== v58 ==
==> flow/design.v <==
module and4(in1, in2, out);
	input [3:0] in1, in2;
	output[3:0] out;
	and a1(out[0], in1[0], in2[0]);
	and a2(out[1], in1[1], in2[1]);
	and a3(out[2], in1[2], in2[2]);
	and a4(out[3], in1[3], in2[3]);
endmodule
module and16(in1, in2, out);
	input [15:0] in1, in2;
	output[15:0] out;
	and4 a11(.in1(in1[3:0]), .in2(in2[3:0]), .out(out[3:0]));
	and4 a12(.in1(in1[7:4]), .in2(in2[7:4]), .out(out[7:4]));
	and4 a13(.in1(in1[11:8]), .in2(in2[11:8]), .out(out[11:8]));
	and4 a14(.in1(in1[15:12]), .in2(in2[15:12]), .out(out[15:12]));
endmodule
module or4(in1, in2, out);
	input [3:0] in1, in2;
	output[3:0] out;
	or a1(out[0], in1[0], in2[0]);
	or a2(out[1], in1[1], in2[1]);
	or a3(out[2], in1[2], in2[2]);
	or a4(out[3], in1[3], in2[3]);
endmodule
module or16(in1, in2, out);
	input [15:0] in1, in2;
	output[15:0] out;
	or4 a11(.in1(in1[3:0]), .in2(in2[3:0]), .out(out[3:0]));
	or4 a12(.in1(in1[7:4]), .in2(in2[7:4]), .out(out[7:4]));
	or4 a13(.in1(in1[11:8]), .in2(in2[11:8]), .out(out[11:8]));
	or4 a14(.in1(in1[15:12]), .in2(in2[15:12]), .out(out[15:12]));
endmodule
module complent(in, go, CK, reset, out, busy, fin);
	input  [15:0] in;
	input  go;
	input  CK, reset;
	output reg [15:0] out;
	output reg busy;
	output reg fin;
	reg [15:0] m;
	reg [15:0] o, mm, c;
	always@(posedge CK) begin
		if(reset) begin
			busy <= 1'b0;
			fin  <= 1'b0;
		end
		else begin
			fin <= 1'b0;
			if(busy == 1'b0) begin
				if(go) begin
					o  = 16'hffff ^ in;
					mm = 16'h0001;
					c  = o & mm;
					o  = o ^ mm;
					mm = c << 1;
					out  <= o;
					m    <= mm;
					busy <= 1'b1;
				end
			end
			else if(m == 16'h0000) begin
				busy <= 1'b0;
				fin  <= 1'b1;
			end
			else begin
				out <= out ^ m;
				m   <= (out & m) << 1;
			end
		end
	end
endmodule
module adder(in1, in2, go, CK, reset, out, busy, fin);
	input [15:0] in1, in2;
	input go;
	input CK, reset;
	output reg [15:0] out;
	output reg busy;
	output reg fin;
	reg [15:0] cc;
	reg [15:0] o, c, m;
	always@(posedge CK) begin
		if(reset) begin
			busy <= 1'b0;
			fin  <= 1'b0;
		end
		else begin
			fin <= 1'b0;
			if(busy == 1'b0) begin
				if(go) begin
					o = in1 ^ in2;
					c = in1 & in2;
					c = c << 1;
					if(c == 16'h0000) begin
						busy <= 1'b0;
						fin  <= 1'b1;
					end
					else begin
						m = o & c;
						o = o ^ c;
						c = m << 1;
						busy <= 1'b1;
					end
					out <= o;
					cc  <= c;
				end
			end
			else if(cc == 16'h0000) begin
				busy <= 1'b0;
				fin  <= 1'b1;
			end
			else begin
				out <= out ^ cc;
				cc  <= (out & cc) << 1;
			end
		end
	end
endmodule
module muler(in1, in2, go, CK, reset, out, busy, fin);
	input		[15:0] in1, in2;
	input		go;
	input  		CK, reset;
	output reg	[15:0] out;
	output reg  busy;
	output reg  fin;
	reg[15:0] m1, m2;
	reg[15:0] a1, a2, o;
	always @(posedge CK) begin
		if(reset) begin
			busy <= 1'b0;
			fin  <= 1'b0;
		end
		else begin
			fin <= 1'b0;
			if(busy == 1'b0 && go == 1'b0) begin
			end
			else begin
				if(busy == 1'b0) begin
					a1 = in1;
					a2 = in2;
					o  = 16'h0000;
				end
				else begin
					a1 = m1;
					a2 = m2;
					o  = out;
				end
				if(a2[0] == 1'b1)
					o = o + a1;
				a1 = a1 << 1;
				a2 = a2 >> 1;
				m1  <= a1;
				m2  <= a2;
				out <= o;
				if(a2 == 16'h0000) begin
					busy <= 1'b0;
					fin  <= 1'b1;
				end
				else
					busy <= 1'b1;
			end
		end
	end
endmodule
module diver(in1, in2, go, CK, reset, reminder, quotient, busy, fin);
	input [15:0] in1, in2;
	input go;
	input CK, reset;
	output reg [15:0] reminder, quotient;
	output reg busy;
	output reg fin;
	reg [31:0] m1, m2;
	reg [15:0] divisor;
	reg [4:0]  cnt;
	reg [31:0] t1, t2;
	reg [15:0] d;
	reg [4:0]  n;
	always @(posedge CK) begin
		if(reset) begin
			busy <= 1'b0;
			fin  <= 1'b0;
		end
		else begin
			fin <= 1'b0;
			if(busy == 1'b0 && go == 1'b0) begin
			end
			else begin
				if(busy == 1'b0) begin
					t1 = {16'h0000, in1};
					t2 = {in2, 16'h0000};
					d  = in2;
					n  = 5'b00000;
				end
				else begin
					t1 = m1;
					t2 = m2;
					d  = divisor;
					n  = cnt;
				end
				if(n < 5'b10001) begin
					if(t1[31:16] >= d)
						t1 = t1 - t2 + 1'b1;
					t1 = t1 << 1;
					n  = n + 1'b1;
					busy <= 1'b1;
				end
				else begin
					busy <= 1'b0;
					fin  <= 1'b1;
				end
				if(n == 5'b10000) begin
					if(t1[31:16] >= d)
						t1 = t1 - t2 + 1'b1;
					reminder <= t1[31:16];
					quotient <= t1[15:0];
				end
				m1      <= t1;
				m2      <= t2;
				divisor <= d;
				cnt     <= n;
			end
		end
	end
endmodule
module mux3to8(in, in1, in2, in3, in4, in5, in6, in7, select, out);
	input [15:0] in, in1, in2, in3, in4, in5, in6, in7;
	input [2:0]  select;
	output reg [15:0] out;
	always @(*) begin
		case(select)
			3'b000:out = in;
			3'b001:out = in1;
			3'b010:out = in2;
			3'b011:out = in3;
			3'b100:out = in4;
			3'b101:out = in5;
			3'b110:out = in6;
			3'b111:out = in7;
		endcase
	end
endmodule
module alu16(CK, reset, start, instruction, inputR1, inputR2, outputR, busy, done);
	input [15:0] inputR1, inputR2;
	input [2:0] instruction;
	input CK, reset, start;
	output[15:0] outputR;
	output busy;
	output done;
	reg  [2:0]  op;
	reg  [15:0] out5, out6;
	reg         finL;
	wire [3:0]  busyL;
	wire [3:0]  finU;
	wire        go;
	wire  [15:0] out, out1, out2, out3, out4, and_o, or_o;
	assign go = start & ~busy;
	adder add(
		.in1(inputR1),
		.in2(inputR2),
		.go(go & (instruction == 3'b000)),
		.CK(CK),
		.reset(reset),
		.out(out),
		.busy(busyL[0]),
		.fin(finU[0])
	);
	complent com(
		.in(inputR1),
		.go(go & (instruction == 3'b001)),
		.CK(CK),
		.reset(reset),
		.out(out1),
		.busy(busyL[1]),
		.fin(finU[1])
	);
	muler mul(
		.in1(inputR1),
		.in2(inputR2),
		.go(go & (instruction == 3'b010)),
		.CK(CK),
		.reset(reset),
		.out(out2),
		.busy(busyL[2]),
		.fin(finU[2])
	);
	diver div(
		.in1(inputR1),
		.in2(inputR2),
		.go(go & ((instruction == 3'b011) | (instruction == 3'b100))),
		.CK(CK),
		.reset(reset),
		.reminder(out3),
		.quotient(out4),
		.busy(busyL[3]),
		.fin(finU[3])
	);
	and16 and1(inputR1, inputR2, and_o);
	or16 or1(inputR1, inputR2, or_o);
	mux3to8 outp(
		.in(out),
		.in1(out1),
		.in2(out2),
		.in3(out3),
		.in4(out4),
		.in5(out5),
		.in6(out6),
		.in7(16'h0000),
		.select(op),
		.out(outputR)
	);
	always @(posedge CK) begin
		if(reset) begin
			finL <= 1'b0;
		end
		else begin
			finL <= go & ((instruction == 3'b101) | (instruction == 3'b110) | (instruction == 3'b111));
			if(go) begin
				op   <= instruction;
				out5 <= and_o;
				out6 <= or_o;
			end
		end
	end
	assign busy = busyL[0] | busyL[1] | busyL[2] | busyL[3];
	assign done = finL | finU[0] | finU[1] | finU[2] | finU[3];
endmodule
clock: 7.5 ns
lec_check: 0
cap_margin: 20
cell_pad_in_sites_detail_placement: 2
cell_pad_in_sites_global_placement: 1
core_margin: 2
core_utilization: 40
max_routing_layer: met5
min_routing_layer: met2
setup_slack_margin: -0.5
slew_margin: 40
tns_end_percent: 35
run.sh (not shown) runs the stock make flow with config.mk's settings and CLKGATE_MAP_FILE=.
Status v58: flow complete, layout not clean - negative setup slack
Setup changes, v58 to v22
Settings: SETUP_SLACK_MARGIN no longer set, was -0.5; CELL_PAD_IN_SITES_GLOBAL_PLACEMENT no longer set, was 1; MAX_ROUTING_LAYER no longer set, was met5; MIN_ROUTING_LAYER no longer set, was met2; CORE_UTILIZATION now 37, was 40; CELL_PAD_IN_SITES_DETAIL_PLACEMENT no longer set, was 2; SLEW_MARGIN now 20, was 40; TNS_END_PERCENT no longer set, was 35; the clock period (ns, I/O delays scaled along) now 7.37, was 7.5.
==> results <==
- For global-route wire length before repair, dividing the value from v58 by the value from v22 gives 1.3.
- Looking at net switching power of the design across both flows, v22 is the stronger of the two, with v58 trailing.
- For v58, the cell type of the slowest stage on the worst timing path was mux2i_1, unlike v22, where it was clkdlybuf4s50_1.
- v22: setup slack 690 ps above v58
- Looking at weighted congestion at the end of routability-driven global placement, v22 sits 0.0038 below v58.
- From v58 to v22 the numbers moved as follows: maximum level of the CTS H-tree lost 1, non-clock buffer total of the final layout went down, worst-case headroom to the max-slew limit went down by 16 points.
- v22: PASS, flow complete, no timing, DRC or antenna violations
What v45 does differently from v22 at the input level:
Settings: CORE_UTILIZATION changed from 37 to 66; the clock period (ns, I/O delays scaled along) changed from 7.37 to 4.15.
[summary]
Run status, v45: aborted in global routing (5_1_grt), error GRT-0232
Per the comparison of v45 with v22, number of post-CTS setup repair buffers +97; die span in y -25%; number of buffers added by the clock tree synthesis step -1; weighted congestion at the end of routability-driven global placement +about 2.7%.
In the metrics for v22 and v45, the one carrying the lower die area is v45.
--- input diff v45..v31 ---
Settings: an added CTS_CLUSTER_DIAMETER of 191; an added CTS_CLUSTER_SIZE of 97; a change of CORE_UTILIZATION from 66 to 72; a change of the clock period (ns, I/O delays scaled along) from 4.15 to 5.5.
[summary]
- Standard cell area after detailed placement in v31 is about 3% lower than in v45
- On pre-CTS setup slack, v31 does better than v45.
- v31 ended up with a higher last weighted congestion value of the routability-driven placer than v45 did.
- Of v45 and v31, v31 shows the lower x dimension of the die, with v45 above it.
- As the logs show, v31 stopped at global routing (5_1_grt) after a tool error, so it never reached the end of the flow.
No activity file was given, so power comes from the tool's default toggle rates.
